==> design/flow/run.sh <==
#!/bin/bash
# the make line also repeats each setting of config.mk as NAME=value (left out here)
make -C /OpenROAD-flow-scripts/flow DESIGN_CONFIG=/design/flow/config.mk WORK_HOME=/design/flow/orfs CLKGATE_MAP_FILE= finish
==> design/flow/config.mk <==
export PLATFORM = sky130hd
export DESIGN_NAME = axi_to_apb_bridge
export DESIGN_NICKNAME = axi_to_apb_bridge
export VERILOG_FILES = /design/flow/design.v
export SDC_FILE = /design/flow/constraint.sdc
export NUM_CORES = 4
export LEC_CHECK = 0
export CAP_MARGIN = 20
export CORE_MARGIN = 2
export CORE_UTILIZATION = 64
export CTS_CLUSTER_SIZE = 91
export PLACE_DENSITY = 0.36
export SETUP_SLACK_MARGIN = -0.15
export SLEW_MARGIN = 20
export TNS_END_PERCENT = 15
==> design/flow/constraint.sdc <==
create_clock -name core_clock -period 4.3 [get_ports {clk}]
set_input_delay 0.8600 -clock core_clock [delete_from_list [all_inputs] [get_ports {clk}]]
set_output_delay 0.8600 -clock core_clock [all_outputs]
set_load 0.01 [all_outputs]
==> design/flow/design.v <==
`timescale 1ns / 1ps
module axi_to_apb_bridge (
    input  logic        clk,
    input  logic        rst_n,
    input  logic [31:0] awaddr,
    input  logic        awvalid,
    output logic        awready,
    input  logic [31:0] wdata,
    input  logic        wvalid,
    output logic        wready,
    output logic        bvalid,
    input  logic        bready,
    output logic        PSEL,
    output logic        PENABLE,
    output logic        PWRITE,
    output logic [31:0] PADDR,
    output logic [31:0] PWDATA
);
    typedef enum logic [2:0] {IDLE, SETUP, ACCESS, WAIT_DONE} state_t;
    state_t state;
    logic [31:0] addr_reg;
    int burst_cnt;
    localparam int burst_len = 4;
    always_ff @(posedge clk or negedge rst_n) begin
        if (!rst_n) begin
            state     <= IDLE;
            awready   <= 0;
            wready    <= 0;
            bvalid    <= 0;
            PSEL      <= 0;
            PENABLE   <= 0;
            PWRITE    <= 0;
            PADDR     <= 0;
            PWDATA    <= 0;
            addr_reg  <= 0;
            burst_cnt <= 0;
        end else begin
            case (state)
                IDLE: begin
                    if (awvalid) begin
                        awready <= 1;
                    end
                    if (awvalid && awready) begin
                        addr_reg  <= awaddr;
                        burst_cnt <= 0;
                        awready   <= 0;
                        state     <= SETUP;
                    end
                end
                SETUP: begin
                    if (wvalid) begin
                        wready  <= 1;
                        PADDR   <= addr_reg;
                        PWDATA  <= wdata;
                        PWRITE  <= 1;
                        PSEL    <= 1;
                        state   <= ACCESS;
                    end
                end
                ACCESS: begin
                    wready  <= 0;
                    PENABLE <= 1;
                    state   <= WAIT_DONE;
                end
                WAIT_DONE: begin
                    PENABLE <= 0;
                    PSEL    <= 0;
                    PWRITE  <= 0;
                    burst_cnt <= burst_cnt + 1;
                    addr_reg  <= addr_reg + 4;
                    if (burst_cnt == burst_len - 1) begin
                        bvalid <= 1;
                        state  <= IDLE;
                    end else begin
                        state <= SETUP;
                    end
                end
            endcase
            if (bvalid && bready) begin
                bvalid <= 0;
                awready <= 1;
                burst_cnt  <= 0;
            end
        end
    end
endmodule
==> results.txt, run 1 <==
run metrics: Period Utilization, post-route=0.601, antenna violations before repair=0, clock tree from TritonCTS=yes, pin count of the biggest net entering global routing=84, total non-filler cell area in the finished layout=0.00886 mm^2, Multi-input gate area=0.00319 mm^2, antenna diode count=0, detailed-route DRC error count=0, register-to-register setup slack=2.04 ns, synth unique cells=59, worst slew margin relative to its limit=0.448, required arrival time at the worst endpoint=4.78 ns, clock insertion delay at the later pin of the skew report=0.54 ns, sequential-to-total area share from yosys stat=0.502, global-route layer with the greatest usage=met2, leading cell type by number of instances after synthesis=sky130_fd_sc_hd__dfrtp_1, count of flip-flops with a built-in enable after synthesis=0, vias per cell=6.54, HP Class=in -> async, cell count of the worst reg-to-reg path=5, Placeable Area=0.0103 mm^2, Initial Util=0.662, proportion of synthesized flip-flops having asynchronous set or reset=1.00, Top Family by Delay on Critical Path=buffers and inverters, Clk power=0.00148 W, synthesized instance count=643, gr ovfl total=0, Sequential Power=0.00229 W, slew at the pin closest to its max-slew limit=0.828 ns, I/O pin count=139, Main power group=combinational logic, register area=0.00343 mm^2, number of routed nets with antenna violations=0, first-pass GRT wire length=30.8 mm, cell accounting for the most synthesized area=sky130_fd_sc_hd__dfrtp_1, max-slew violation total from the final report=0, run status=timing/DRC/antenna clean, clock transition at the register clock pins on the worst setup and hold paths after CTS=0.06 ns, end point of the critical path=burst_cnt[11], clock buffers created by TritonCTS=17, top cells by area, synth=sky130_fd_sc_hd__dfrtp_1, sky130_fd_sc_hd__mux2_2, sky130_fd_sc_hd__nand2_1, sky130_fd_sc_hd__mux2i_1, sky130_fd_sc_hd__nand3_1, filler instances=541, power density over the cells=688 mW/mm^2, number of hold violations in the final report=0, leakage power=3.74 nW, Layout area overhead=29.7%, critical path start-end classification=in -> reg, unrepaired setup endpoints after global routing=false, # Post-CTS Setup Buffers=0, CTS max path bufs=2, yosys aoi share=0.113, Critical path buffers and inverters=2, cell resize tally after clock tree synthesis=0, endpoint arrival time on the critical path=3.06 ns, number of nets at floorplan=714, vias after detailed routing=5,996, DPL Wire Length=11.7 mm, register bit count reported by yosys=137, Critical Path Max Stage Delay=0.65 ns, RR Startpoint=addr_reg[5], count of H-tree levels built during CTS=4, library cell contributing the largest single delay on the critical path=sky130_fd_sc_hd__a311oi_1, depth of the critical timing path with buffers and inverters included=7, Yosys Chip Area=0.00683 mm^2, Cell Area, Synth=0.00683 mm^2, Die Span X=107 um, fraction of the mapped netlist area in adder cells=0.00366, number of search-and-repair iterations in the first detailed-routing pass=6, most instantiated cells after synthesis=sky130_fd_sc_hd__dfrtp_1, sky130_fd_sc_hd__mux2_2, sky130_fd_sc_hd__nand2_1, sky130_fd_sc_hd__nand3_1, sky130_fd_sc_hd__a21oi_1, met1 Resource Use GR=0.423, CP cell instances=clkdlybuf4s50_1 -> nand3_2 -> buf_4 -> a311oi_1 -> nand2_1 -> nor4b_1 -> a21o_1, Max FO, Critical Path=28, xor+xnor area frac=0.0103, number of max-cap violations=0, switching power summed over all nets=0.00215 W, cell total in the yosys stat output=643, crit path time final=2.58 ns, number of warnings issued by yosys=1, Simple-Gate Fraction of Synth Area=0.171, Fmax=387 MHz, kind of launch point of the worst setup path=primary input, worst vdd ir=611 uV, design internal power=0.00395 W, row cnt=37, clock network fraction of design power=0.242, Crit. Startpoint=awvalid, floorplan die height=107 um, DP Area=0.00826 mm^2, violation count after the first detailed-route iteration=577, # hold bufs at CTS=0, synthesized area per cell=10.6 um^2, net switching fraction of the power=0.352, capturing element type of the critical path=flop, met2 usage=0.580, number of global-route vias before repair=6,094, all-layer global routing usage=0.348, warning total across the stage logs=28, gpl congestion=0.891, combinational family with the most area after synthesis=simple AND/OR/NAND/NOR gates, combinational cell fraction of total power=0.382, setup clock skew after layout=0.00933 ns, number of nets in the finished design=839, total routed wirelength=19.1 mm, power consumed by combinational cells=0.00233 W, Non-Filler Instances=917, Global Route met3 Usage=0.118, prevailing post-synth register cell=sky130_fd_sc_hd__dfrtp_1, Reg power frac=0.376, multiplexer area fraction after synthesis=0.169, input/output buffers=138, Final Setup Violations=0, total placed cells including tap cells=885, Die Outline Area=0.0115 mm^2, Critical R2R Capture=addr_reg[31], total number of clock tree sinks=137, routed length per instance=20.9 um, Sum Neg Setup Slack=0 ns, Max-area cell share=0.498, cell at the root of the clock tree=sky130_fd_sc_hd__clkbuf_8
-- routing by layer --
metal,up-vias,wire length (um)
met5,-,0
met1,2964,7180
li1,2635,-
met2,335,9590
met4,0,525
met3,62,1830
-- metrics by stage --
stage	worst slack, ns	util	total power, W	hold slack [ns]
floorplan	2.14	-	0.00349	0.390
global placement	1.42	0.800	0.00440	0.421
detailed placement	1.33	0.800	0.00453	0.424
CTS	1.79	0.858	0.00609	0.393
global route	1.66	0.858	0.00640	0.421
finish	1.72	0.858	0.00610	0.369
-- layout make-up --
class,count,share of cell area
clock inverters,12,0.0170
clock buffers,20,0.0503
repair buffers,144,0.161
inverters,11,0.00466
multi-input cells,457,0.360
well taps,136,0.0192
flip-flops and latches,137,0.387
==> run 2, diff against run 1 <==
- ABC_AREA: not set -> 1
- CORE_UTILIZATION: 64 -> 72
- CTS_CLUSTER_SIZE: 91 -> 15
- GPL_ROUTABILITY_DRIVEN: not set -> 0
- PLACE_DENSITY: 0.36 -> not set
- PLACE_DENSITY_LB_ADDON: not set -> 0.02
- SETUP_SLACK_MARGIN: -0.15 -> 0.27
- TNS_END_PERCENT: 15 -> not set
- clock period: 4.3 -> 0.917 ns (I/O delays scaled with it)
==> results.txt, run 2 <==
run metrics: Cell Area, Synth=0.00725 mm^2 (+6.1%), Placeable Area=0.00977 mm^2 (-5.3%), synth unique cells=35 (-41%), Die Outline Area=0.0109 mm^2 (-5.5%), floorplan die height=104 um (-2.8%), register bit count reported by yosys=137 (unchanged), most instantiated cells after synthesis=sky130_fd_sc_hd__nand2_1, sky130_fd_sc_hd__dfrtp_1, sky130_fd_sc_hd__nor2_1, sky130_fd_sc_hd__inv_1, sky130_fd_sc_hd__o21ai_0, number of warnings issued by yosys=1 (unchanged), prevailing post-synth register cell=sky130_fd_sc_hd__dfrtp_1, Simple-Gate Fraction of Synth Area=0.366 (+0.195), Die Span X=104 um (-2.8%), run status=stopped before the end, synthesized instance count=1,018 (+58%), proportion of synthesized flip-flops having asynchronous set or reset=1.00 (unchanged), row cnt=36 (-2.7%), top cells by area, synth=sky130_fd_sc_hd__dfrtp_1, sky130_fd_sc_hd__nand2_1, sky130_fd_sc_hd__nor2_1, sky130_fd_sc_hd__o21ai_0, sky130_fd_sc_hd__nand3_1, Yosys Chip Area=0.00725 mm^2 (+6.1%), count of flip-flops with a built-in enable after synthesis=0 (unchanged), combinational family with the most area after synthesis=simple AND/OR/NAND/NOR gates, cell accounting for the most synthesized area=sky130_fd_sc_hd__dfrtp_1, Max-area cell share=0.470 (-0.0285), Error=[ERROR FLW-0024] Place density exceeds 1.0 (current PLACE_DENSITY_LB_ADDON =  0.02). Please check if the value of  PLACE_DENSITY_LB_ADDON is between 0 and 0.99., synthesized area per cell=7.12 um^2 (-33%), Initial Util=0.741 (+0.0796), number of nets at floorplan=1,089 (+53%), last flow stage reached=global placement (3_3_place_gp), yosys aoi share=0.0832 (-0.0296), multiplexer area fraction after synthesis=0.00155 (-0.168), I/O pin count=139 (unchanged), xor+xnor area frac=0.00363 (-0.00663), sequential-to-total area share from yosys stat=0.473 (-0.0287), cell total in the yosys stat output=1,018 (+58%), fraction of the mapped netlist area in adder cells=0.00345 (-0.000209), leading cell type by number of instances after synthesis=sky130_fd_sc_hd__nand2_1
==> run 3, diff against run 2 <==
- CAP_MARGIN: 20 -> 30
- CORE_UTILIZATION: 72 -> 70
- CTS_CLUSTER_DIAMETER: not set -> 344
- HOLD_SLACK_MARGIN: not set -> 0.29
- MAX_ROUTING_LAYER: not set -> met5
- MIN_ROUTING_LAYER: not set -> met1
- PLACE_DENSITY_LB_ADDON: 0.02 -> not set
- SETUP_SLACK_MARGIN: 0.27 -> not set
- SLEW_MARGIN: 20 -> 10
- clock period: 0.917 -> 4.72 ns (I/O delays scaled with it)
==> results.txt, run 3 <==
run metrics: top cells by area, synth=sky130_fd_sc_hd__dfrtp_1, sky130_fd_sc_hd__nand2_1, sky130_fd_sc_hd__nor2_1, sky130_fd_sc_hd__o21ai_0, sky130_fd_sc_hd__nand3_1, HP Class=in -> async, row cnt=37 (+2.8%), # hold bufs at CTS=0, cell count of the worst reg-to-reg path=7, leading cell type by number of instances after synthesis=sky130_fd_sc_hd__nand2_1, critical path start-end classification=reg -> reg, required arrival time at the worst endpoint=5.18 ns, run status=timing/DRC/antenna clean, Max-area cell share=0.470 (unchanged), synthesized instance count=1,018 (unchanged), net switching fraction of the power=0.373, capturing element type of the critical path=flop, max-slew violation total from the final report=0, combinational cell fraction of total power=0.365, Period Utilization, post-route=0.546, number of hold violations in the final report=0, clock insertion delay at the later pin of the skew report=0.55 ns, post-route total power=0.00529 W, prevailing post-synth register cell=sky130_fd_sc_hd__dfrtp_1, clock transition at the register clock pins on the worst setup and hold paths after CTS=0.06 ns, filler instances=457, # Post-CTS Setup Buffers=0, total routed wirelength=22.5 mm, xor+xnor area frac=0.00363 (unchanged), synth unique cells=35 (unchanged), cell at the root of the clock tree=sky130_fd_sc_hd__clkbuf_8, vias per cell=6.02, setup clock skew after layout=0.00808 ns, Sequential Power=0.00197 W, kind of launch point of the worst setup path=flop, cell accounting for the most synthesized area=sky130_fd_sc_hd__dfrtp_1, Layout area overhead=28.5%, Main power group=sequential cells, detailed-route DRC error count=0, Multi-input gate area=0.00332 mm^2, depth of the critical timing path with buffers and inverters included=7, multiplexer area fraction after synthesis=0.00155 (unchanged), vias after detailed routing=7,812, Fmax=388 MHz, antenna violations before repair=0, count of H-tree levels built during CTS=4, register-to-register setup slack=2.14 ns, Critical Path Max Stage Delay=0.48 ns, count of flip-flops with a built-in enable after synthesis=0 (unchanged), library cell contributing the largest single delay on the critical path=sky130_fd_sc_hd__inv_1, Yosys Chip Area=0.00725 mm^2 (unchanged), CP cell instances=buf_4 -> inv_1 -> nor2_2 -> nand2_2 -> inv_2 -> nand3_1 -> o21ai_1, Reg power frac=0.373, synthesized area per cell=7.12 um^2 (unchanged), floorplan die height=106 um (+1.4%), clock network fraction of design power=0.261, most instantiated cells after synthesis=sky130_fd_sc_hd__nand2_1, sky130_fd_sc_hd__dfrtp_1, sky130_fd_sc_hd__nor2_1, sky130_fd_sc_hd__inv_1, sky130_fd_sc_hd__o21ai_0, antenna diode count=0, CTS max path bufs=2, power consumed by combinational cells=0.00193 W, sequential-to-total area share from yosys stat=0.473 (unchanged), fraction of the mapped netlist area in adder cells=0.00345 (unchanged), crit path time final=2.58 ns, register area=0.00343 mm^2, Max FO, Critical Path=49, pin count of the biggest net entering global routing=95, violation count after the first detailed-route iteration=1,027, proportion of synthesized flip-flops having asynchronous set or reset=1.00 (unchanged), number of nets in the finished design=1,219, power density over the cells=568 mW/mm^2, number of warnings issued by yosys=1 (unchanged), all-layer global routing usage=0.419, I/O pin count=139 (unchanged), Cell Area, Synth=0.00725 mm^2 (unchanged), RR Startpoint=state[3], number of routed nets with antenna violations=0, switching power summed over all nets=0.00197 W, worst vdd ir=423 uV, Simple-Gate Fraction of Synth Area=0.366 (unchanged), number of global-route vias before repair=7,688, cell resize tally after clock tree synthesis=0, end point of the critical path=burst_cnt[21], routed length per instance=17.4 um, DPL Wire Length=13.6 mm, worst slew margin relative to its limit=0.414, Initial Util=0.711 (-0.0299), clock tree from TritonCTS=yes, number of search-and-repair iterations in the first detailed-routing pass=8, Critical path buffers and inverters=3, total number of clock tree sinks=137, unrepaired setup endpoints after global routing=false, Top Family by Delay on Critical Path=buffers and inverters, number of nets at floorplan=1,089 (unchanged), first-pass GRT wire length=36.8 mm, endpoint arrival time on the critical path=3.04 ns, cell total in the yosys stat output=1,018 (unchanged), Clk power=0.00138 W, Critical R2R Capture=burst_cnt[21], design internal power=0.00332 W, leakage power=4.35 nW, Placeable Area=0.0102 mm^2 (+4.2%), warning total across the stage logs=28, number of max-cap violations=0, yosys aoi share=0.0832 (unchanged), Die Outline Area=0.0112 mm^2 (+2.8%), combinational family with the most area after synthesis=simple AND/OR/NAND/NOR gates, slew at the pin closest to its max-slew limit=0.880 ns, clock buffers created by TritonCTS=17, Sum Neg Setup Slack=0 ns, Final Setup Violations=0, register bit count reported by yosys=137 (unchanged), input/output buffers=138, gr ovfl total=0, Die Span X=106 um (+1.4%), Crit. Startpoint=state[3]
## run 3: area by class of cell
cell class / count / area share
sequential: 137 / 0.368
multi-input combinational: 758 / 0.357
timing repair buffer: 142 / 0.154
clock buffer: 22 / 0.0508
inverter: 92 / 0.0373
tap: 136 / 0.0183
clock inverter: 10 / 0.0150
## run 3: metrics by stage
stage	util	hold slack [ns]	instances	area, um^2	worst slack [ns]
2_1_floorplan	-	0.369	1018	7250	2.94
3_3_place_gp	0.852	0.381	1264	8670	1.92
3_5_place_dp	0.854	0.399	1265	8700	1.80
4_1_cts	0.914	0.320	1297	9310	2.21
5_1_grt	0.914	0.325	1297	9310	1.99
6_report	0.914	0.305	1297	9310	2.14
## run 3: per-layer routing
layer	global-route usage	share of wire	routed length, um	vias up
met5	0	0	0	-
met4	0.210	0.052	1170	0
met3	0.108	0.11	2440	139
met2	0.698	0.49	11000	603
met1	0.507	0.35	7950	3619
li1	-	-	-	3451
==> run 4, diff against run 3 <==
- SETUP_SLACK_MARGIN: not set -> 1.27
- clock period: 4.72 -> 4.98 ns (I/O delays scaled with it)
==> results.txt, run 4 <==
run metrics: top cells by area, synth=sky130_fd_sc_hd__dfrtp_1, sky130_fd_sc_hd__nand2_1, sky130_fd_sc_hd__nor2_1, sky130_fd_sc_hd__o21ai_0, sky130_fd_sc_hd__nand3_1, critical path start-end classification=in -> reg, all-layer global routing usage=0.446 (+0.0273), endpoint arrival time on the critical path=3.30 ns (+0.26 ns), cell count of the worst reg-to-reg path=7 (unchanged), routed length on met3=3.59 mm (+47%), Top Family by Delay on Critical Path=buffers and inverters, Main power group=combinational logic, run status=timing/DRC/antenna clean, Max-area cell share=0.470 (unchanged), hold endpoint=state[3], Sum Neg Setup Slack=0 ns (unchanged), Critical Path Max Stage Delay=0.73 ns (+0.25 ns), unrepaired setup endpoints after global routing=false, Crit. Startpoint=wvalid, power consumed by combinational cells=0.00199 W (+3%), row cnt=37 (unchanged), total routed wirelength=28.1 mm (+25%), worst slew margin relative to its limit=0.443 (+0.0290), yosys aoi share=0.0832 (unchanged), kind of launch point of the worst setup path=primary input, register bit count reported by yosys=137 (unchanged), number of search-and-repair iterations in the first detailed-routing pass=22 (+14), leakage power=4.37 nW (+0.47%), clock buffers created by TritonCTS=17 (unchanged), fin worst setup slack=2.06 ns (-0.0852 ns), detailed-route DRC error count=0 (unchanged), CTS max path bufs=2 (unchanged), worst setup slack after placement=1.91 ns (+0.113 ns), HP Class=reg -> reg, xor+xnor area frac=0.00363 (unchanged), met2 wire len=12.9 mm (+18%), capturing element type of the critical path=flop, number of global-route vias before repair=7,546 (-1.8%), Fmax=342 MHz, Critical R2R Capture=burst_cnt[26], warning total across the stage logs=30 (+7.1%), end point of the critical path=PADDR[2], synth unique cells=35 (unchanged), number of nets at floorplan=1,089 (unchanged), Simple-Gate Fraction of Synth Area=0.366 (unchanged), net switching fraction of the power=0.398 (+0.0255), count of H-tree levels built during CTS=4 (unchanged), prevailing post-synth register cell=sky130_fd_sc_hd__dfrtp_1, proportion of synthesized flip-flops having asynchronous set or reset=1.00 (unchanged), number of max-cap violations=0 (unchanged), multiplexer area fraction after synthesis=0.00155 (unchanged), gr ovfl total=0 (unchanged), worst vdd ir=401 uV (-5.2%), Max FO, Critical Path=49 (unchanged), fraction of the mapped netlist area in adder cells=0.00345 (unchanged), Placeable Area=0.0102 mm^2 (unchanged), combinational family with the most area after synthesis=simple AND/OR/NAND/NOR gates, I/O pin count=139 (unchanged), Critical path buffers and inverters=2 (-1), Die Outline Area=0.0112 mm^2 (unchanged), Routed met1 length=9.26 mm (+16%), routed length per instance=21.7 um (+25%), floorplan die height=106 um (unchanged), clock insertion delay at the later pin of the skew report=0.56 ns (about the same), pin count of the biggest net entering global routing=105 (+11%), violation count after the first detailed-route iteration=1,571 (+53%), slew at the pin closest to its max-slew limit=0.827 ns (-0.0522 ns), Hold Path Cell Cnt=0, crit path time final=2.92 ns, clock network fraction of design power=0.265 (+0.004), Clk power=0.00142 W (+3%), Highest Signal Layer=met4, most instantiated cells after synthesis=sky130_fd_sc_hd__nand2_1, sky130_fd_sc_hd__dfrtp_1, sky130_fd_sc_hd__nor2_1, sky130_fd_sc_hd__inv_1, sky130_fd_sc_hd__o21ai_0, clock tree from TritonCTS=yes, input/output buffers=138 (unchanged), Sequential Power=0.00194 W (about the same), library cell contributing the largest single delay on the critical path=sky130_fd_sc_hd__o21ai_0, first-pass GRT wire length=38.7 mm (+5.2%), number of nets in the finished design=1,220 (+0.082%), synthesized instance count=1,018 (unchanged), vias after detailed routing=8,574 (+9.8%), Initial Util=0.711 (unchanged), vias per cell=6.61 (+9.7%), DPL Wire Length=13.5 mm (-0.75%), Period Utilization, post-route=0.587 (+0.0408), filler instances=434 (-5.0%), cell accounting for the most synthesized area=sky130_fd_sc_hd__dfrtp_1, max-slew violation total from the final report=0 (unchanged), required arrival time at the worst endpoint=5.35 ns (+0.17 ns), Die Span X=106 um (unchanged), number of routed nets with antenna violations=0 (unchanged), power density over the cells=571 mW/mm^2 (+0.58%), total number of clock tree sinks=137 (unchanged), leading cell type by number of instances after synthesis=sky130_fd_sc_hd__nand2_1, RR Startpoint=state[3], depth of the critical timing path with buffers and inverters included=4 (-3), Layout area overhead=29.1%, CP cell instances=clkdlybuf4s50_1 -> nand2_2 -> buf_4 -> o21ai_0, synthesized area per cell=7.12 um^2 (unchanged), Yosys Chip Area=0.00725 mm^2 (unchanged), switching power summed over all nets=0.00213 W (+7.9%), cell resize tally after clock tree synthesis=0 (unchanged), Reg power frac=0.363 (-0.010), number of hold violations in the final report=0 (unchanged), setup clock skew after layout=0.0168 ns (+0.00869 ns), combinational cell fraction of total power=0.372 (+0.007), count of flip-flops with a built-in enable after synthesis=0 (unchanged), cell total in the yosys stat output=1,018 (unchanged), Cell Area, Synth=0.00725 mm^2 (unchanged), number of warnings issued by yosys=1 (unchanged), cell at the root of the clock tree=sky130_fd_sc_hd__clkbuf_8, Final Setup Violations=0 (unchanged), Min-Delay Startpoint=state[1], antenna violations before repair=0 (unchanged), design internal power=0.00322 W (-3.1%), register-to-register setup slack=2.27 ns (+0.13 ns), sequential-to-total area share from yosys stat=0.473 (unchanged), clock transition at the register clock pins on the worst setup and hold paths after CTS=0.07 ns (about the same)
run 4: metal layers:
| layer | up-vias | GRT usage |
|---|---|---|
| met4 | 0 | 0.212 |
| li1 | 3459 | - |
| met1 | 3885 | 0.556 |
| met5 | - | 0 |
| met2 | 945 | 0.740 |
| met3 | 285 | 0.103 |
run 4: layout make-up:
type	instances	area [um^2]	share of cell area
well taps	136	170	0.0182
inverters	92	348	0.0372
clock inverters	12	198	0.0211
multi-input cells	758	3320	0.355
repair buffers	143	1440	0.154
flip-flops and latches	137	3430	0.367
diodes	1	2.50	0.000268
clock buffers	19	442	0.0472
run 4: per-stage QoR:
step	std cells	utilization	total power [W]	area, um^2	hold slack, ns
2_1_floorplan	1018	-	0.00272	7250	0.369
3_3_place_gp	1264	0.852	0.00349	8670	0.391
3_5_place_dp	1264	0.852	0.00358	8670	0.384
4_1_cts	1295	0.914	0.00508	9310	0.413
5_1_grt	1297	0.918	0.00549	9350	0.444
6_report	1298	0.918	0.00534	9350	0.460
run 4: repair_timing:
action | 4_1_cts | 5_1_grt
endpoints found under the hold margin | 0 | 6
setup buffers | 0 | 0
hold buffers | 0 | 1
==> run 5, diff against run 4 <==
- ABC_AREA: 1 -> not set
- CAP_MARGIN: 30 -> 20
- CORE_UTILIZATION: 70 -> 66
- CTS_CLUSTER_DIAMETER: 344 -> not set
- CTS_CLUSTER_SIZE: 15 -> not set
- GPL_ROUTABILITY_DRIVEN: 0 -> not set
- HOLD_SLACK_MARGIN: 0.29 -> not set
- MAX_ROUTING_LAYER: met5 -> not set
- MIN_ROUTING_LAYER: met1 -> not set
- PLACE_DENSITY: not set -> 0.41
- SETUP_SLACK_MARGIN: 1.27 -> not set
- SLEW_MARGIN: 10 -> 20
- clock period: 4.98 -> 4.86 ns (I/O delays scaled with it)
==> results.txt, run 5 <==
run metrics: capturing element type of the critical path=flop, combinational cell fraction of total power=0.369 (-0.003), Clk power=0.00142 W (about the same), proportion of synthesized flip-flops having asynchronous set or reset=1.00 (unchanged), prevailing post-synth register cell=sky130_fd_sc_hd__dfrtp_1, Critical path buffers and inverters=2 (unchanged), power consumed by combinational cells=0.00205 W (+3%), antenna violations before repair=0 (unchanged), synthesized instance count=643 (-37%), Hold Path Cell Cnt=0 (unchanged), Die Outline Area=0.0112 mm^2 (unchanged), Layout area overhead=30.2%, design internal power=0.00360 W (+12%), register area=0.00343 mm^2 (+0.11%), worst hold-check slack=0.435 ns (-0.0254 ns), gr ovfl total=0 (unchanged), total routed wirelength=20.0 mm (-29%), Max FO, Critical Path=28 (-43%), # Post-CTS Setup Buffers=0 (unchanged), Sum Neg Setup Slack=0 ns (unchanged), number of max-cap violations=0 (unchanged), most instantiated cells after synthesis=sky130_fd_sc_hd__dfrtp_1, sky130_fd_sc_hd__mux2_2, sky130_fd_sc_hd__nand2_1, sky130_fd_sc_hd__nand3_1, sky130_fd_sc_hd__a21oi_1, Placeable Area=0.0102 mm^2 (unchanged), Core Util, Final=0.873 (-0.0452), end point of the critical path=burst_cnt[27], number of warnings issued by yosys=1 (unchanged), number of nets at floorplan=714 (-34%), leading cell type by number of instances after synthesis=sky130_fd_sc_hd__dfrtp_1, first-pass GRT wire length=32.5 mm (-16%), count of H-tree levels built during CTS=4 (unchanged), top cells by area, synth=sky130_fd_sc_hd__dfrtp_1, sky130_fd_sc_hd__mux2_2, sky130_fd_sc_hd__nand2_1, sky130_fd_sc_hd__mux2i_1, sky130_fd_sc_hd__nand3_1, CP cell instances=clkdlybuf4s50_1 -> nand3_2 -> buf_4 -> and3_1 -> o311ai_0 -> o41ai_1, cell accounting for the most synthesized area=sky130_fd_sc_hd__dfrtp_1, antenna diode count=0 (-1), crit path time final=2.70 ns, required arrival time at the worst endpoint=5.24 ns (-0.11 ns), clock buffers created by TritonCTS=17 (unchanged), all-layer global routing usage=0.375 (-0.0712), CTS max path bufs=2 (unchanged), register bit count reported by yosys=137 (unchanged), hold endpoint=state[3], Simple-Gate Fraction of Synth Area=0.171 (-0.195), Cell Area, Synth=0.00683 mm^2 (-5.7%), Max-area cell share=0.498 (+0.0285), cell resize tally after clock tree synthesis=0 (unchanged), Multi-input gate area=0.00319 mm^2 (-3.9%), filler instances=524 (+21%), cell count of the worst reg-to-reg path=5 (-2), clock insertion delay at the later pin of the skew report=0.54 ns (-0.02 ns), xor+xnor area frac=0.0103 (+0.00663), DPL Wire Length=11.7 mm (-13%), vias per cell=6.55 (-0.89%), kind of launch point of the worst setup path=primary input, detailed-route DRC error count=0 (unchanged), Initial Util=0.671 (-0.0407), Critical R2R Capture=addr_reg[19], endpoint arrival time on the critical path=3.08 ns (-0.22 ns), Critical Path Max Stage Delay=0.63 ns (-0.10 ns), # hold bufs at CTS=0 (unchanged), synth unique cells=59 (+69%), register-to-register setup slack=2.24 ns (-0.03 ns), critical path start-end classification=in -> reg, gpl congestion=0.885, count of flip-flops with a built-in enable after synthesis=0 (unchanged), clock network fraction of design power=0.255 (-0.010), fin worst setup slack=2.16 ns (+0.107 ns), I/O pin count=139 (unchanged), library cell contributing the largest single delay on the critical path=sky130_fd_sc_hd__clkdlybuf4s50_1, depth of the critical timing path with buffers and inverters included=6 (+2), slew at the pin closest to its max-slew limit=1.13 ns (+0.303 ns), Die Span X=106 um (unchanged), pin count of the biggest net entering global routing=107 (+1.9%), synthesized area per cell=10.6 um^2 (+49%), worst slew margin relative to its limit=0.240 (-0.203), Sequential Power=0.00209 W (+8%), setup clock skew after layout=0.0100 ns (-0.00676 ns), net switching fraction of the power=0.353 (-0.0455), row cnt=37 (unchanged), leakage power=3.75 nW (-14%), Yosys Chip Area=0.00683 mm^2 (-5.7%), number of global-route vias before repair=6,061 (-20%), Period Utilization, post-route=0.555 (-0.0322), violation count after the first detailed-route iteration=544 (-65%), worst setup slack after placement=1.71 ns (-0.197 ns), number of routed nets with antenna violations=0 (unchanged), number of hold violations in the final report=0 (unchanged), cell total in the yosys stat output=643 (-37%), Min-Delay Startpoint=state[1], Top Family by Delay on Critical Path=buffers and inverters, warning total across the stage logs=30 (unchanged), clock transition at the register clock pins on the worst setup and hold paths after CTS=0.06 ns (about the same), unrepaired setup endpoints after global routing=false, number of search-and-repair iterations in the first detailed-routing pass=5 (-77%), post-route total power=0.00556 W (+4.0%), cell at the root of the clock tree=sky130_fd_sc_hd__clkbuf_8, sequential-to-total area share from yosys stat=0.502 (+0.0287), Main power group=sequential cells, RR Startpoint=addr_reg[9], total number of clock tree sinks=137 (unchanged), Final Setup Violations=0 (unchanged), number of nets in the finished design=837 (-31%), run status=timing/DRC/antenna clean, clock tree from TritonCTS=yes, routed length per instance=21.9 um (+0.92%), Reg power frac=0.376 (+0.013), power density over the cells=625 mW/mm^2 (+9.4%), floorplan die height=106 um (unchanged), multiplexer area fraction after synthesis=0.169 (+0.168), input/output buffers=138 (unchanged), switching power summed over all nets=0.00196 W (-7.9%), worst vdd ir=444 uV (+11%), combinational family with the most area after synthesis=simple AND/OR/NAND/NOR gates, Crit. Startpoint=awvalid, fraction of the mapped netlist area in adder cells=0.00366 (+0.000209), max-slew violation total from the final report=0 (unchanged), yosys aoi share=0.113 (+0.0296), Fmax=371 MHz, vias after detailed routing=5,990 (-30%), HP Class=reg -> reg
==> run 5: stage by stage <==
stage / std cells / cell area [um^2]
after floorplan: 643 / 6830
after global placement: 883 / 8250
after detailed placement: 883 / 8250
after CTS: 915 / 8890
after global routing: 915 / 8890
final: 915 / 8890
==> run 5: per-layer routing <==
layer	vias up	share of wire	GRT usage
li1	2635	-	-
met1	2969	0.38	0.479
met2	348	0.50	0.622
met3	38	0.095	0.106
met4	0	0.022	0.120
met5	-	0	0
==> run 5: cell type report <==
type | count | area share
clock buffers | 21 | 0.0505
clock inverters | 11 | 0.0218
inverters | 11 | 0.00464
multi-input cells | 457 | 0.359
flip-flops and latches | 137 | 0.386
well taps | 136 | 0.0191
repair buffers | 142 | 0.159
==> run 6, diff against run 5 <==
- CAP_MARGIN: 20 -> 0
- CORE_ASPECT_RATIO: not set -> 0.5
- CORE_UTILIZATION: 66 -> 61
- CTS_CLUSTER_DIAMETER: not set -> 297
- CTS_CLUSTER_SIZE: not set -> 98
- GPL_ROUTABILITY_DRIVEN: not set -> 0
- MAX_ROUTING_LAYER: not set -> met5
- MIN_ROUTING_LAYER: not set -> met1
- PLACE_DENSITY: 0.41 -> not set
- SLEW_MARGIN: 20 -> 40
- TNS_END_PERCENT: not set -> 20
- clock period: 4.86 -> 4.02 ns (I/O delays scaled with it)
==> results.txt, run 6 <==
run metrics: Max FO, Critical Path=17 (-39%), Main power group=sequential cells, Non-Filler Instances=926 (+1.2%), capturing element type of the critical path=flop, violation count after the first detailed-route iteration=484 (-11%), number of warnings issued by yosys=1 (unchanged), synthesized instance count=643 (unchanged), all-layer global routing usage=0.305 (-0.0699), Yosys Chip Area=0.00683 mm^2 (unchanged), number of nets at floorplan=714 (unchanged), filler instances=670 (+28%), clock network fraction of design power=0.251 (-0.004), Sum Neg Setup Slack=0 ns (unchanged), combinational cell fraction of total power=0.372 (+0.003), net switching fraction of the power=0.346 (-0.00652), clock buffers created by TritonCTS=17 (unchanged), DPL Wire Length=11.6 mm (-0.99%), routed length per instance=19.2 um (-12%), Simple-Gate Fraction of Synth Area=0.171 (unchanged), Placeable Area=0.0109 mm^2 (+7.5%), leakage power=3.75 nW (about the same), Critical Path Max Stage Delay=0.75 ns (+0.12 ns), Clk power=0.00163 W (+15%), total non-filler cell area in the finished layout=0.00891 mm^2 (+0.15%), Reg power frac=0.377 (about the same), register bit count reported by yosys=137 (unchanged), Fmax=367 MHz, synth unique cells=59 (unchanged), crit path time final=2.73 ns, run status=timing/DRC/antenna clean, fraction of the mapped netlist area in adder cells=0.00366 (unchanged), number of max-cap violations=0 (unchanged), CTS max path bufs=2 (unchanged), Die Outline Area=0.0121 mm^2 (+8.3%), routed length on met3=1.48 mm (-22%), worst slew margin relative to its limit=0.483 (+0.243), worst vdd ir=447 uV (+0.57%), Max-area cell share=0.498 (unchanged), depth of the critical timing path with buffers and inverters included=6 (unchanged), cell count of the worst reg-to-reg path=4 (-1), leading cell type by number of instances after synthesis=sky130_fd_sc_hd__dfrtp_1, warning total across the stage logs=28 (-6.7%), total routed wirelength=17.7 mm (-11%), number of global-route vias before repair=5,833 (-3.8%), CP cell instances=clkdlybuf4s50_1 -> nand3_2 -> a311oi_1 -> nand2_1 -> nor4b_1 -> a21o_1, design internal power=0.00425 W (+18%), # Post-CTS Setup Buffers=0 (unchanged), antenna diode count=0 (unchanged), Sequential Power=0.00245 W (+17%), vias per cell=6.16 (-5.9%), prevailing post-synth register cell=sky130_fd_sc_hd__dfrtp_1, power density over the cells=729 mW/mm^2 (+17%), Die Span X=154 um (+45%), number of routed nets with antenna violations=0 (unchanged), worst hold-check slack=0.382 ns (-0.0525 ns), input/output buffers=138 (unchanged), antenna violations before repair=0 (unchanged), cell at the root of the clock tree=sky130_fd_sc_hd__clkbuf_16, total number of clock tree sinks=137 (unchanged), # hold bufs at CTS=0 (unchanged), number of hold violations in the final report=0 (unchanged), Top Family by Delay on Critical Path=AND-OR/OR-AND gates, critical path start-end classification=in -> reg, register-to-register setup slack=1.61 ns (-0.63 ns), slew at the pin closest to its max-slew limit=0.771 ns (-0.359 ns), gr ovfl total=0 (unchanged), required arrival time at the worst endpoint=4.38 ns (-0.86 ns), Routed met1 length=7.36 mm (-4.0%), yosys aoi share=0.113 (unchanged), DP Area=0.00829 mm^2 (+0.52%), Cell Area, Synth=0.00683 mm^2 (unchanged), combinational family with the most area after synthesis=simple AND/OR/NAND/NOR gates, worst setup slack after placement=0.889 ns (-0.822 ns), library cell contributing the largest single delay on the critical path=sky130_fd_sc_hd__a311oi_1, cell total in the yosys stat output=643 (unchanged), Final Setup Violations=0 (unchanged), unrepaired setup endpoints after global routing=false, number of search-and-repair iterations in the first detailed-routing pass=5 (unchanged), switching power summed over all nets=0.00225 W (+15%), Layout area overhead=30.4%, Crit. Startpoint=awvalid, setup clock skew after layout=0.00776 ns (-0.00225 ns), top cells by area, synth=sky130_fd_sc_hd__dfrtp_1, sky130_fd_sc_hd__mux2_2, sky130_fd_sc_hd__nand2_1, sky130_fd_sc_hd__mux2i_1, sky130_fd_sc_hd__nand3_1, HP Class=in -> async, multiplexer area fraction after synthesis=0.169 (unchanged), total placed cells including tap cells=894 (+1.2%), clock tree from TritonCTS=yes, max-slew violation total from the final report=0 (unchanged), endpoint arrival time on the critical path=3.08 ns (about the same), sequential-to-total area share from yosys stat=0.502 (unchanged), vias after detailed routing=5,702 (-4.8%), Critical path buffers and inverters=1 (-1), first-pass GRT wire length=29.3 mm (-9.7%), synthesized area per cell=10.6 um^2 (unchanged), count of H-tree levels built during CTS=4 (unchanged), Highest Signal Layer=met4, clock insertion delay at the later pin of the skew report=0.42 ns (-0.12 ns), proportion of synthesized flip-flops having asynchronous set or reset=1.00 (unchanged), count of flip-flops with a built-in enable after synthesis=0 (unchanged), RR Startpoint=state[3], clock transition at the register clock pins on the worst setup and hold paths after CTS=0.06 ns (about the same), Initial Util=0.624 (-0.0466), number of nets in the finished design=839 (+0.24%), kind of launch point of the worst setup path=primary input, Period Utilization, post-route=0.678 (+0.123), end point of the critical path=burst_cnt[11], met2 wire len=8.65 mm (-14%), xor+xnor area frac=0.0103 (unchanged), pin count of the biggest net entering global routing=96 (-10%), detailed-route DRC error count=0 (unchanged), most instantiated cells after synthesis=sky130_fd_sc_hd__dfrtp_1, sky130_fd_sc_hd__mux2_2, sky130_fd_sc_hd__nand2_1, sky130_fd_sc_hd__nand3_1, sky130_fd_sc_hd__a21oi_1, row cnt=27 (-27%), cell resize tally after clock tree synthesis=0 (unchanged), power consumed by combinational cells=0.00242 W (+18%), fin worst setup slack=1.29 ns (-0.870 ns), Critical R2R Capture=burst_cnt[20], I/O pin count=139 (unchanged), floorplan die height=78.8 um (-25%), cell accounting for the most synthesized area=sky130_fd_sc_hd__dfrtp_1
run 6: area by class of cell:
cell class / instances / area (um^2) / area share
Clock inverter: 14 / 171 / 0.0192
Timing Repair Buffer: 144 / 1440 / 0.162
Tap cell: 145 / 181 / 0.0204
Sequential cell: 137 / 3430 / 0.385
Inverter: 11 / 41.3 / 0.00464
Clock buffer: 18 / 439 / 0.0493
Multi-Input combinational cell: 457 / 3200 / 0.359
run 6: layer usage:
metal | track usage | vias up
met5 | 0 | -
met4 | 0.0872 | 0
met3 | 0.115 | 25
met2 | 0.512 | 171
met1 | 0.375 | 2859
li1 | - | 2647
run 6: per-stage QoR:
| stage | util | power [W] |
|---|---|---|
| 3_3_place_gp | 0.757 | 0.00473 |
| 6_report | 0.814 | 0.00649 |
| 2_1_floorplan | - | 0.00373 |
| 4_1_cts | 0.813 | 0.00651 |
| 3_5_place_dp | 0.757 | 0.00483 |
| 5_1_grt | 0.814 | 0.00686 |
==> run 7, diff against run 6 <==
- CAP_MARGIN: 0 -> 30
- CORE_ASPECT_RATIO: 0.5 -> not set
- CTS_CLUSTER_DIAMETER: 297 -> 338
- CTS_CLUSTER_SIZE: 98 -> 100
- HOLD_SLACK_MARGIN: not set -> 0.29
- SLEW_MARGIN: 40 -> 10
- TNS_END_PERCENT: 20 -> not set
==> results.txt, run 7 <==
run metrics: clock buffers created by TritonCTS=17 (unchanged), prevailing post-synth register cell=sky130_fd_sc_hd__dfrtp_1, clock transition at the register clock pins on the worst setup and hold paths after CTS=0.06 ns (about the same), Cell Area, Synth=0.00683 mm^2 (unchanged), Layout area overhead=30.5% (about the same), Max FO, Critical Path=39 (+22), number of search-and-repair iterations in the first detailed-routing pass=5 (unchanged), Top Family by Delay on Critical Path=buffers and inverters, leading cell type by number of instances after synthesis=sky130_fd_sc_hd__dfrtp_1, RR Startpoint=state[3], antenna diode count=0 (unchanged), DPL Wire Length=11.4 mm (-2.4%), max-slew violation total from the final report=0 (unchanged), net switching fraction of the power=0.337 (-0.00951), Die Outline Area=0.0121 mm^2 (-0.43%), Critical R2R Capture=burst_cnt[11], vias after detailed routing=5,708 (+0.11%), unrepaired setup endpoints after global routing=false, combinational cell fraction of total power=0.370 (-0.002), floorplan die height=110 um (+39%), CP cell instances=clkdlybuf4s50_1 -> a21bo_2 -> buf_4 -> and3_1 -> a41oi_1 -> a31oi_1, register-to-register setup slack=1.50 ns (-0.11 ns), critical path start-end classification=in -> reg, combinational family with the most area after synthesis=simple AND/OR/NAND/NOR gates, Sum Neg Setup Slack=0 ns (unchanged), cell count of the worst reg-to-reg path=6 (+2), depth of the critical timing path with buffers and inverters included=6 (unchanged), register bit count reported by yosys=137 (unchanged), gr ovfl total=0 (unchanged), top cells by area, synth=sky130_fd_sc_hd__dfrtp_1, sky130_fd_sc_hd__mux2_2, sky130_fd_sc_hd__nand2_1, sky130_fd_sc_hd__mux2i_1, sky130_fd_sc_hd__nand3_1, kind of launch point of the worst setup path=primary input, register area=0.00343 mm^2 (unchanged), library cell contributing the largest single delay on the critical path=sky130_fd_sc_hd__and3_1, Final Setup Violations=0 (unchanged), clock network fraction of design power=0.255 (+0.004), design internal power=0.00431 W (+1.5%), post-route total power=0.00650 W (about the same), run status=timing/DRC/antenna clean, endpoint arrival time on the critical path=3.11 ns (+0.03 ns), # hold bufs at CTS=0 (unchanged), first-pass GRT wire length=27.8 mm (-5.3%), Simple-Gate Fraction of Synth Area=0.171 (unchanged), power density over the cells=729 mW/mm^2 (about the same), pin count of the biggest net entering global routing=87 (-9.4%), all-layer global routing usage=0.302 (-0.00360), clock insertion delay at the later pin of the skew report=0.54 ns (+0.12 ns), cell accounting for the most synthesized area=sky130_fd_sc_hd__dfrtp_1, row cnt=38 (+41%), CTS max path bufs=2 (unchanged), cell resize tally after clock tree synthesis=0 (unchanged), Multi-input gate area=0.00319 mm^2 (-0.20%), Sequential Power=0.00244 W (about the same), clock tree from TritonCTS=yes, cell at the root of the clock tree=sky130_fd_sc_hd__clkbuf_8, synth unique cells=59 (unchanged), most instantiated cells after synthesis=sky130_fd_sc_hd__dfrtp_1, sky130_fd_sc_hd__mux2_2, sky130_fd_sc_hd__nand2_1, sky130_fd_sc_hd__nand3_1, sky130_fd_sc_hd__a21oi_1, Max-area cell share=0.498 (unchanged), Period Utilization, post-route=0.659 (-0.0192), antenna violations before repair=0 (unchanged), count of H-tree levels built during CTS=4 (unchanged), worst hold-check slack=0.319 ns (-0.0630 ns), I/O pin count=139 (unchanged), number of routed nets with antenna violations=0 (unchanged), Die Span X=110 um (-29%), required arrival time at the worst endpoint=4.48 ns (+0.10 ns), detailed-route DRC error count=0 (unchanged), number of hold violations in the final report=0 (unchanged), Fmax=378 MHz (+2.9%), end point of the critical path=burst_cnt[20], Reg power frac=0.376 (about the same), leakage power=3.77 nW (+0.49%), crit path time final=2.65 ns (-0.0772 ns), worst vdd ir=562 uV (+26%), # Post-CTS Setup Buffers=0 (unchanged), warning total across the stage logs=28 (unchanged), number of nets at floorplan=714 (unchanged), filler instances=674 (+0.60%), multiplexer area fraction after synthesis=0.169 (unchanged), fraction of the mapped netlist area in adder cells=0.00366 (unchanged), number of warnings issued by yosys=1 (unchanged), synthesized area per cell=10.6 um^2 (unchanged), Initial Util=0.627 (+0.00330), Placeable Area=0.0109 mm^2 (-0.53%), sequential-to-total area share from yosys stat=0.502 (unchanged), yosys aoi share=0.113 (unchanged), violation count after the first detailed-route iteration=536 (+11%), cell total in the yosys stat output=643 (unchanged), synthesized instance count=643 (unchanged), Core Util, Final=0.819 (+0.00488), input/output buffers=138 (unchanged), Critical Path Max Stage Delay=0.75 ns (about the same), Yosys Chip Area=0.00683 mm^2 (unchanged), vias per cell=6.20 (+0.65%), switching power summed over all nets=0.00219 W (-2.7%), number of nets in the finished design=839 (unchanged), capturing element type of the critical path=flop, Main power group=sequential cells, HP Class=in -> async, total routed wirelength=17.4 mm (-2.0%), xor+xnor area frac=0.0103 (unchanged), setup clock skew after layout=0.00873 ns (+0.000967 ns), proportion of synthesized flip-flops having asynchronous set or reset=1.00 (unchanged), Crit. Startpoint=awvalid, number of global-route vias before repair=5,564 (-4.6%), worst slew margin relative to its limit=0.427 (-0.0555), slew at the pin closest to its max-slew limit=0.851 ns (+0.0806 ns), power consumed by combinational cells=0.00240 W (about the same), Clk power=0.00165 W (about the same), routed length per instance=18.9 um (-1.5%), Critical path buffers and inverters=2 (+1), total number of clock tree sinks=137 (unchanged), count of flip-flops with a built-in enable after synthesis=0 (unchanged), number of max-cap violations=0 (unchanged)
## run 7: routing by layer
layer | part of all wire | up-vias | global-route usage | wire, um
met2 | 0.48 | 246 | 0.472 | 8320
li1 | - | 2640 | - | -
met3 | 0.091 | 36 | 0.111 | 1580
met5 | 0 | - | 0 | 0
met4 | 0.017 | 0 | 0.101 | 304
met1 | 0.41 | 2786 | 0.388 | 7170
## run 7: through the flow
stage / cells / worst slack [ns] / cell area (um^2)
floorplan: 643 / 1.92 / 6830
global placement: 888 / 0.977 / 8260
detailed placement: 888 / 0.877 / 8260
CTS: 920 / 1.28 / 8880
global route: 921 / 1.21 / 8910
finish: 921 / 1.37 / 8910
## run 7: final cells by class
type                       instances  area share
tap                              140      0.0197
sequential                       137       0.385
timing repair buffer             144       0.162
clock inverter                    12      0.0191
clock buffer                      20      0.0511
inverter                          11     0.00463
multi-input combinational        457       0.358
==> run 8, diff against run 7 <==
- CAP_MARGIN: 30 -> 20
- CORE_UTILIZATION: 61 -> 64
- CTS_CLUSTER_DIAMETER: 338 -> not set
- CTS_CLUSTER_SIZE: 100 -> 91
- GPL_ROUTABILITY_DRIVEN: 0 -> not set
- HOLD_SLACK_MARGIN: 0.29 -> not set
- MAX_ROUTING_LAYER: met5 -> not set
- MIN_ROUTING_LAYER: met1 -> not set
- PLACE_DENSITY: not set -> 0.36
- SETUP_SLACK_MARGIN: not set -> -0.15
- SLEW_MARGIN: 10 -> 20
- TNS_END_PERCENT: not set -> 15
- clock period: 4.02 -> 4.24 ns (I/O delays scaled with it)
==> results.txt, run 8 <==
run metrics: switching power summed over all nets=0.00220 W (+0.74%), gpl congestion=0.892, worst vdd ir=526 uV (-6.3%), CP cell instances=clkdlybuf4s50_1 -> nand3_2 -> buf_4 -> a311oi_1 -> nand2_1 -> nor4b_1 -> a21o_1, unrepaired setup endpoints after global routing=false, pin count of the biggest net entering global routing=86 (-1.1%), number of warnings issued by yosys=1 (unchanged), kind of launch point of the worst setup path=primary input, floorplan die height=107 um (-2.3%), capturing element type of the critical path=flop, critical path start-end classification=in -> reg, Final Setup Violations=0 (unchanged), library cell contributing the largest single delay on the critical path=sky130_fd_sc_hd__a311oi_1, first-pass GRT wire length=30.5 mm (+9.9%), Initial Util=0.662 (+0.0343), max-slew violation total from the final report=0 (unchanged), Die Span X=107 um (-2.3%), xor+xnor area frac=0.0103 (unchanged), Sum Neg Setup Slack=0 ns (unchanged), HP Class=in -> async, cell at the root of the clock tree=sky130_fd_sc_hd__clkbuf_8, synth unique cells=59 (unchanged), antenna violations before repair=0 (unchanged), synthesized instance count=643 (unchanged), Critical R2R Capture=addr_reg[31], Reg power frac=0.375 (about the same), number of search-and-repair iterations in the first detailed-routing pass=5 (unchanged), setup clock skew after layout=0.00665 ns (-0.00208 ns), net switching fraction of the power=0.356 (+0.0189), most instantiated cells after synthesis=sky130_fd_sc_hd__dfrtp_1, sky130_fd_sc_hd__mux2_2, sky130_fd_sc_hd__nand2_1, sky130_fd_sc_hd__nand3_1, sky130_fd_sc_hd__a21oi_1, combinational cell fraction of total power=0.380 (+0.010), vias after detailed routing=5,906 (+3.5%), Yosys Chip Area=0.00683 mm^2 (unchanged), all-layer global routing usage=0.347 (+0.0452), Die Outline Area=0.0115 mm^2 (-4.5%), leading cell type by number of instances after synthesis=sky130_fd_sc_hd__dfrtp_1, worst slew margin relative to its limit=0.374 (-0.0537), Sequential Power=0.00233 W (-5%), multiplexer area fraction after synthesis=0.169 (unchanged), Period Utilization, post-route=0.615 (-0.0438), required arrival time at the worst endpoint=4.73 ns (+0.25 ns), end point of the critical path=burst_cnt[11], number of nets at floorplan=714 (unchanged), Fmax=383 MHz, number of hold violations in the final report=0 (unchanged), Cell Area, Synth=0.00683 mm^2 (unchanged), gr ovfl total=0 (unchanged), Clk power=0.00151 W (-8%), clock tree from TritonCTS=yes, register-to-register setup slack=1.80 ns (+0.30 ns), routed length per instance=20.7 um (+9.9%), vias per cell=6.44 (+3.9%), post-route total power=0.00620 W (-4.6%), power consumed by combinational cells=0.00236 W (-2%), design internal power=0.00399 W (-7.3%), leakage power=3.75 nW (-0.58%), number of max-cap violations=0 (unchanged), proportion of synthesized flip-flops having asynchronous set or reset=1.00 (unchanged), violation count after the first detailed-route iteration=583 (+8.8%), synthesized area per cell=10.6 um^2 (unchanged), Max FO, Critical Path=28 (-28%), total routed wirelength=19.0 mm (+9.4%), clock network fraction of design power=0.244 (-0.011), clock insertion delay at the later pin of the skew report=0.55 ns (about the same), combinational family with the most area after synthesis=simple AND/OR/NAND/NOR gates, count of H-tree levels built during CTS=4 (unchanged), row cnt=37 (-2.6%), cell resize tally after clock tree synthesis=0 (unchanged), fraction of the mapped netlist area in adder cells=0.00366 (unchanged), Crit. Startpoint=awvalid, Critical Path Max Stage Delay=0.68 ns (-0.07 ns), number of nets in the finished design=839 (unchanged), count of flip-flops with a built-in enable after synthesis=0 (unchanged), slew at the pin closest to its max-slew limit=0.931 ns (+0.0798 ns), depth of the critical timing path with buffers and inverters included=7 (+1), run status=timing/DRC/antenna clean, CTS max path bufs=2 (unchanged), DPL Wire Length=11.7 mm (+3.5%), Simple-Gate Fraction of Synth Area=0.171 (unchanged), prevailing post-synth register cell=sky130_fd_sc_hd__dfrtp_1, top cells by area, synth=sky130_fd_sc_hd__dfrtp_1, sky130_fd_sc_hd__mux2_2, sky130_fd_sc_hd__nand2_1, sky130_fd_sc_hd__mux2i_1, sky130_fd_sc_hd__nand3_1, clock transition at the register clock pins on the worst setup and hold paths after CTS=0.06 ns (about the same), sequential-to-total area share from yosys stat=0.502 (unchanged), number of routed nets with antenna violations=0 (unchanged), Placeable Area=0.0103 mm^2 (-5.2%), detailed-route DRC error count=0 (unchanged), endpoint arrival time on the critical path=3.10 ns (about the same), number of global-route vias before repair=5,968 (+7.3%), # hold bufs at CTS=0 (unchanged), cell total in the yosys stat output=643 (unchanged), I/O pin count=139 (unchanged), input/output buffers=138 (unchanged), crit path time final=2.61 ns, RR Startpoint=addr_reg[4], total number of clock tree sinks=137 (unchanged), warning total across the stage logs=28 (unchanged), antenna diode count=0 (unchanged), Layout area overhead=29.7%, power density over the cells=699 mW/mm^2 (-4.1%), clock buffers created by TritonCTS=17 (unchanged), Critical path buffers and inverters=2 (unchanged), Main power group=combinational logic, register bit count reported by yosys=137 (unchanged), cell accounting for the most synthesized area=sky130_fd_sc_hd__dfrtp_1, Top Family by Delay on Critical Path=buffers and inverters, # Post-CTS Setup Buffers=0 (unchanged), yosys aoi share=0.113 (unchanged), cell count of the worst reg-to-reg path=5 (-1), Max-area cell share=0.498 (unchanged)
-- run 8: stage by stage --
stage	cells	hold WS [ns]	util	setup slack [ns]	cell area, um^2
5_1_grt	917	0.421	0.859	1.53	8860
6_report	917	0.327	0.859	1.63	8860
2_1_floorplan	643	0.390	-	2.10	6830
3_5_place_dp	885	0.420	0.800	1.27	8260
4_1_cts	917	0.378	0.859	1.69	8860
3_3_place_gp	885	0.417	0.800	1.37	8260
-- run 8: final cells by class --
| class | instances | area, um^2 |
|---|---|---|
| Clock inverter | 14 | 174 |
| Tap cell | 136 | 170 |
| Clock buffer | 18 | 428 |
| Multi-Input combinational cell | 457 | 3190 |
| Sequential cell | 137 | 3430 |
| Inverter | 11 | 41.3 |
| Timing Repair Buffer | 144 | 1430 |
| Fill cell | 559 | 1460 |
-- run 8: metal layers --
| layer | wire length [um] | GRT usage | up-vias |
|---|---|---|---|
| met5 | 0 | 0 | - |
| met1 | 7270 | 0.430 | 2895 |
| li1 | - | - | 2641 |
| met4 | 597 | 0.150 | 0 |
| met3 | 1750 | 0.112 | 67 |
| met2 | 9400 | 0.560 | 303 |
==> run 9, diff against run 8 <==
- ABC_AREA: not set -> 1
- CAP_MARGIN: 20 -> 30
- CORE_UTILIZATION: 64 -> 70
- CTS_CLUSTER_DIAMETER: not set -> 344
- CTS_CLUSTER_SIZE: 91 -> 15
- GPL_ROUTABILITY_DRIVEN: not set -> 0
- HOLD_SLACK_MARGIN: not set -> -0.09
- MAX_ROUTING_LAYER: not set -> met4
- MIN_ROUTING_LAYER: not set -> met1
- PLACE_DENSITY: 0.36 -> not set
- PLACE_DENSITY_LB_ADDON: not set -> 0.02
- SETUP_SLACK_MARGIN: -0.15 -> 1.35
- SLEW_MARGIN: 20 -> 10
- TNS_END_PERCENT: 15 -> not set
- clock period: 4.24 -> 4.71 ns (I/O delays scaled with it)
==> results.txt, run 9 <==
run metrics: run status=timing/DRC/antenna clean, number of search-and-repair iterations in the first detailed-routing pass=8 (+3), Main power group=sequential cells, endpoint arrival time on the critical path=3.27 ns (+0.17 ns), total routed wirelength=22.4 mm (+18%), Sum Neg Setup Slack=0 ns (unchanged), combinational cell fraction of total power=0.373 (-0.007), vias per cell=5.97 (-7.2%), depth of the critical timing path with buffers and inverters included=6 (-1), met1 Resource Use GR=0.515 (+0.0849), required arrival time at the worst endpoint=5.17 ns (+0.44 ns), vias after detailed routing=7,748 (+31%), Core Util, Final=0.909 (+0.0505), slew at the pin closest to its max-slew limit=0.906 ns (-0.0255 ns), xor+xnor area frac=0.00363 (-0.00663), first-pass GRT wire length=36.2 mm (+19%), I/O pin count=139 (unchanged), Top Family by Delay on Critical Path=flip-flops, filler instances=476 (-15%), global-route layer with the greatest usage=met2, number of routed nets with antenna violations=0 (unchanged), Reg power frac=0.383 (+0.008), critical path start-end classification=reg -> reg, Fmax=355 MHz, fin worst setup slack=1.89 ns (+0.262 ns), worst slew margin relative to its limit=0.396 (+0.0227), cell accounting for the most synthesized area=sky130_fd_sc_hd__dfrtp_1, yosys aoi share=0.0832 (-0.0296), register bit count reported by yosys=137 (unchanged), Crit. Startpoint=state[3], Placeable Area=0.0102 mm^2 (-1.3%), synthesized area per cell=7.12 um^2 (-33%), input/output buffers=138 (unchanged), clock network fraction of design power=0.244 (about the same), library cell contributing the largest single delay on the critical path=sky130_fd_sc_hd__dfrtp_1, floorplan die height=106 um (-1.5%), Multi-input gate area=0.00332 mm^2 (+4.0%), number of max-cap violations=0 (unchanged), count of flip-flops with a built-in enable after synthesis=0 (unchanged), net switching fraction of the power=0.382 (+0.0267), clock insertion delay at the later pin of the skew report=0.55 ns (about the same), met2 usage=0.679 (+0.119), CTS max path bufs=2 (unchanged), cell at the root of the clock tree=sky130_fd_sc_hd__clkbuf_8, leakage power=4.32 nW (+15%), number of warnings issued by yosys=1 (unchanged), Clk power=0.00126 W (-17%), Simple-Gate Fraction of Synth Area=0.366 (+0.195), CP cell instances=inv_1 -> nor2_2 -> nand2_2 -> inv_2 -> nand3_1 -> o21ai_0, max-slew violation total from the final report=0 (unchanged), Critical Path Max Stage Delay=0.93 ns (+0.25 ns), prevailing post-synth register cell=sky130_fd_sc_hd__dfrtp_1, proportion of synthesized flip-flops having asynchronous set or reset=1.00 (unchanged), crit path time final=2.82 ns, Yosys Chip Area=0.00725 mm^2 (+6.1%), antenna violations before repair=0 (unchanged), capturing element type of the critical path=flop, cell total in the yosys stat output=1,018 (+58%), power consumed by combinational cells=0.00194 W (-18%), clock buffers created by TritonCTS=17 (unchanged), HP Class=in -> async, cell resize tally after clock tree synthesis=0 (unchanged), violation count after the first detailed-route iteration=816 (+40%), cell count of the worst reg-to-reg path=6 (+1), synth unique cells=35 (-41%), multiplexer area fraction after synthesis=0.00155 (-0.168), Global Route met3 Usage=0.101 (-0.0112), leading cell type by number of instances after synthesis=sky130_fd_sc_hd__nand2_1, DPL Wire Length=13.7 mm (+17%), total number of clock tree sinks=137 (unchanged), register area=0.00343 mm^2 (about the same), Critical path buffers and inverters=2 (unchanged), Die Span X=106 um (-1.5%), Die Outline Area=0.0112 mm^2 (-2.9%), Layout area overhead=27.8%, unrepaired setup endpoints after global routing=false, Max-area cell share=0.470 (-0.0285), pin count of the biggest net entering global routing=109 (+27%), Period Utilization, post-route=0.598 (-0.0173), setup clock skew after layout=0.00734 ns (+0.000683 ns), fraction of the mapped netlist area in adder cells=0.00345 (-0.000209), kind of launch point of the worst setup path=flop, clock tree from TritonCTS=yes, all-layer global routing usage=0.427 (+0.0801), clock transition at the register clock pins on the worst setup and hold paths after CTS=0.06 ns (about the same), combinational family with the most area after synthesis=simple AND/OR/NAND/NOR gates, sequential-to-total area share from yosys stat=0.473 (-0.0287), top cells by area, synth=sky130_fd_sc_hd__dfrtp_1, sky130_fd_sc_hd__nand2_1, sky130_fd_sc_hd__nor2_1, sky130_fd_sc_hd__o21ai_0, sky130_fd_sc_hd__nand3_1, routed length per instance=17.3 um (-17%), design internal power=0.00320 W (-20%), Critical R2R Capture=burst_cnt[19], number of hold violations in the final report=0 (unchanged), register-to-register setup slack=1.89 ns (+0.09 ns), synthesized instance count=1,018 (+58%), number of nets at floorplan=1,089 (+53%), Initial Util=0.711 (+0.0497), row cnt=37 (unchanged), Cell Area, Synth=0.00725 mm^2 (+6.1%), power density over the cells=560 mW/mm^2 (-20%), switching power summed over all nets=0.00198 W (-10%), warning total across the stage logs=27 (-3.6%), detailed-route DRC error count=0 (unchanged), gr ovfl total=0 (unchanged), # hold bufs at CTS=0 (unchanged), # Post-CTS Setup Buffers=0 (unchanged), worst setup slack after placement=1.80 ns (+0.532 ns), antenna diode count=0 (unchanged), most instantiated cells after synthesis=sky130_fd_sc_hd__nand2_1, sky130_fd_sc_hd__dfrtp_1, sky130_fd_sc_hd__nor2_1, sky130_fd_sc_hd__inv_1, sky130_fd_sc_hd__o21ai_0, worst vdd ir=545 uV (+3.6%), Final Setup Violations=0 (unchanged), end point of the critical path=burst_cnt[19], number of global-route vias before repair=7,523 (+26%), RR Startpoint=state[3], Sequential Power=0.00199 W (-15%), number of nets in the finished design=1,219 (+45%), count of H-tree levels built during CTS=4 (unchanged), Max FO, Critical Path=28 (unchanged)
## run 9: metal layers
layer / routed length (um) / share of wire
met2: 11000 / 0.49
met1: 8120 / 0.36
met4: 1110 / 0.050
met5: 0 / 0
met3: 2200 / 0.098
## run 9: area by class of cell
cell class,count,share of cell area
clock buffers,22,0.0500
clock inverters,10,0.0103
inverters,92,0.0376
multi-input cells,758,0.359
flip-flops and latches,137,0.370
well taps,136,0.0184
repair buffers,142,0.155
## run 9: stage by stage
| step | instances | power, W | hold slack (ns) | cell area (um^2) |
|---|---|---|---|---|
| global route | 1297 | 0.00545 | 0.243 | 9260 |
| detailed placement | 1264 | 0.00380 | 0.391 | 8670 |
| floorplan | 1018 | 0.00287 | 0.369 | 7250 |
| global placement | 1264 | 0.00370 | 0.386 | 8670 |
| finish | 1297 | 0.00519 | 0.234 | 9260 |
| CTS | 1296 | 0.00512 | 0.405 | 9230 |
==> run 10, diff against run 9 <==
- ABC_AREA: 1 -> not set
- CORE_UTILIZATION: 70 -> 61
- CTS_CLUSTER_DIAMETER: 344 -> 297
- CTS_CLUSTER_SIZE: 15 -> 98
- HOLD_SLACK_MARGIN: -0.09 -> not set
- MAX_ROUTING_LAYER: met4 -> met5
- PLACE_DENSITY_LB_ADDON: 0.02 -> not set
- SETUP_SLACK_MARGIN: 1.35 -> 1.17
- clock period: 4.71 -> 4.02 ns (I/O delays scaled with it)
==> results.txt, run 10 <==
run metrics: sequential-to-total area share from yosys stat=0.502 (+0.0287), first-pass GRT wire length=27.8 mm (-23%), xor+xnor area frac=0.0103 (+0.00663), Die Outline Area=0.0121 mm^2 (+7.9%), # Post-CTS Setup Buffers=0 (unchanged), kind of launch point of the worst setup path=primary input, combinational cell fraction of total power=0.370 (-0.003), number of max-cap violations=0 (unchanged), count of flip-flops with a built-in enable after synthesis=0 (unchanged), routed length per instance=18.9 um (+9.2%), library cell contributing the largest single delay on the critical path=sky130_fd_sc_hd__and3_1, HP Class=in -> async, row cnt=38 (+2.7%), capturing element type of the critical path=flop, I/O pin count=139 (unchanged), vias per cell=6.20 (+3.7%), clock buffers created by TritonCTS=17 (unchanged), worst slew margin relative to its limit=0.427 (+0.0310), detailed-route DRC error count=0 (unchanged), antenna violations before repair=0 (unchanged), design internal power=0.00431 W (+35%), synth unique cells=59 (+69%), Sequential Power=0.00244 W (+23%), proportion of synthesized flip-flops having asynchronous set or reset=1.00 (unchanged), Cell Area, Synth=0.00683 mm^2 (-5.7%), cell total in the yosys stat output=643 (-37%), max-slew violation total from the final report=0 (unchanged), register bit count reported by yosys=137 (unchanged), warning total across the stage logs=28 (+3.7%), all-layer global routing usage=0.302 (-0.125), RR Startpoint=state[3], floorplan die height=110 um (+3.9%), Critical Path Max Stage Delay=0.75 ns (-0.18 ns), Layout area overhead=30.5%, required arrival time at the worst endpoint=4.48 ns (-0.69 ns), number of nets at floorplan=714 (-34%), leakage power=3.77 nW (-13%), fraction of the mapped netlist area in adder cells=0.00366 (+0.000209), most instantiated cells after synthesis=sky130_fd_sc_hd__dfrtp_1, sky130_fd_sc_hd__mux2_2, sky130_fd_sc_hd__nand2_1, sky130_fd_sc_hd__nand3_1, sky130_fd_sc_hd__a21oi_1, crit path time final=2.65 ns, input/output buffers=138 (unchanged), Sum Neg Setup Slack=0 ns (unchanged), count of H-tree levels built during CTS=4 (unchanged), cell at the root of the clock tree=sky130_fd_sc_hd__clkbuf_8, yosys aoi share=0.113 (+0.0296), run status=timing/DRC/antenna clean, CTS max path bufs=2 (unchanged), # hold bufs at CTS=0 (unchanged), synthesized area per cell=10.6 um^2 (+49%), switching power summed over all nets=0.00219 W (+10%), net switching fraction of the power=0.337 (-0.0456), CP cell instances=clkdlybuf4s50_1 -> a21bo_2 -> buf_4 -> and3_1 -> a41oi_1 -> a31oi_1, number of search-and-repair iterations in the first detailed-routing pass=5 (-3), prevailing post-synth register cell=sky130_fd_sc_hd__dfrtp_1, vias after detailed routing=5,708 (-26%), combinational family with the most area after synthesis=simple AND/OR/NAND/NOR gates, gr ovfl total=0 (unchanged), critical path start-end classification=in -> reg, leading cell type by number of instances after synthesis=sky130_fd_sc_hd__dfrtp_1, slew at the pin closest to its max-slew limit=0.851 ns (-0.0543 ns), pin count of the biggest net entering global routing=87 (-20%), end point of the critical path=burst_cnt[20], number of nets in the finished design=839 (-31%), multiplexer area fraction after synthesis=0.169 (+0.168), number of routed nets with antenna violations=0 (unchanged), setup clock skew after layout=0.00873 ns (+0.00139 ns), power consumed by combinational cells=0.00240 W (+24%), unrepaired setup endpoints after global routing=false, Placeable Area=0.0109 mm^2 (+6.9%), register-to-register setup slack=1.50 ns (-0.39 ns), clock insertion delay at the later pin of the skew report=0.54 ns (about the same), Crit. Startpoint=awvalid, Main power group=sequential cells, clock tree from TritonCTS=yes, number of hold violations in the final report=0 (unchanged), Reg power frac=0.376 (-0.007), synthesized instance count=643 (-37%), number of global-route vias before repair=5,564 (-26%), endpoint arrival time on the critical path=3.11 ns (-0.16 ns), antenna diode count=0 (unchanged), clock network fraction of design power=0.255 (+0.011), number of warnings issued by yosys=1 (unchanged), Fmax=378 MHz, power density over the cells=729 mW/mm^2 (+30%), Simple-Gate Fraction of Synth Area=0.171 (-0.195), Period Utilization, post-route=0.659 (+0.0610), Clk power=0.00165 W (+31%), Critical R2R Capture=burst_cnt[11], worst vdd ir=562 uV (+3.0%), Initial Util=0.627 (-0.0840), Core Util, Final=0.819 (-0.0905), violation count after the first detailed-route iteration=536 (-34%), total routed wirelength=17.4 mm (-22%), Top Family by Delay on Critical Path=buffers and inverters, Max-area cell share=0.498 (+0.0285), top cells by area, synth=sky130_fd_sc_hd__dfrtp_1, sky130_fd_sc_hd__mux2_2, sky130_fd_sc_hd__nand2_1, sky130_fd_sc_hd__mux2i_1, sky130_fd_sc_hd__nand3_1, DPL Wire Length=11.4 mm (-17%), Yosys Chip Area=0.00683 mm^2 (-5.7%), filler instances=674 (+42%), cell resize tally after clock tree synthesis=0 (unchanged), total number of clock tree sinks=137 (unchanged), Critical path buffers and inverters=2 (unchanged), Final Setup Violations=0 (unchanged), cell count of the worst reg-to-reg path=6 (unchanged), Die Span X=110 um (+3.9%), depth of the critical timing path with buffers and inverters included=6 (unchanged), Max FO, Critical Path=39 (+39%), cell accounting for the most synthesized area=sky130_fd_sc_hd__dfrtp_1, clock transition at the register clock pins on the worst setup and hold paths after CTS=0.06 ns (about the same)
## run 10: area by class of cell
class                      count  area [um^2]  area share
inverter                      11         41.3     0.00463
clock buffer                  20          455      0.0511
sequential                   137         3430       0.385
clock inverter                12          170      0.0191
multi-input combinational    457         3190       0.358
tap                          140          175      0.0197
timing repair buffer         144         1450       0.162
## run 10: per-stage QoR
step                hold WS [ns]  instance area (um^2)  total power (W)  worst slack, ns  instances
floorplan                  0.390                  6830          0.00373             1.92        643
global placement           0.404                  8260          0.00471            0.977        888
detailed placement         0.410                  8260          0.00481            0.877        888
CTS                        0.341                  8880          0.00650             1.28        920
global route               0.393                  8910          0.00686             1.21        921
finish                     0.319                  8910          0.00650             1.37        921
## run 10: metal layers
layer  GRT usage  vias to the layer above  routed length [um]
met5           0                        -                   0
met2       0.472                      246                8320
met1       0.388                     2786                7170
met3       0.111                       36                1580
met4       0.101                        0                 304
li1            -                     2640                   -
Power and IR drop assume default switching activity.
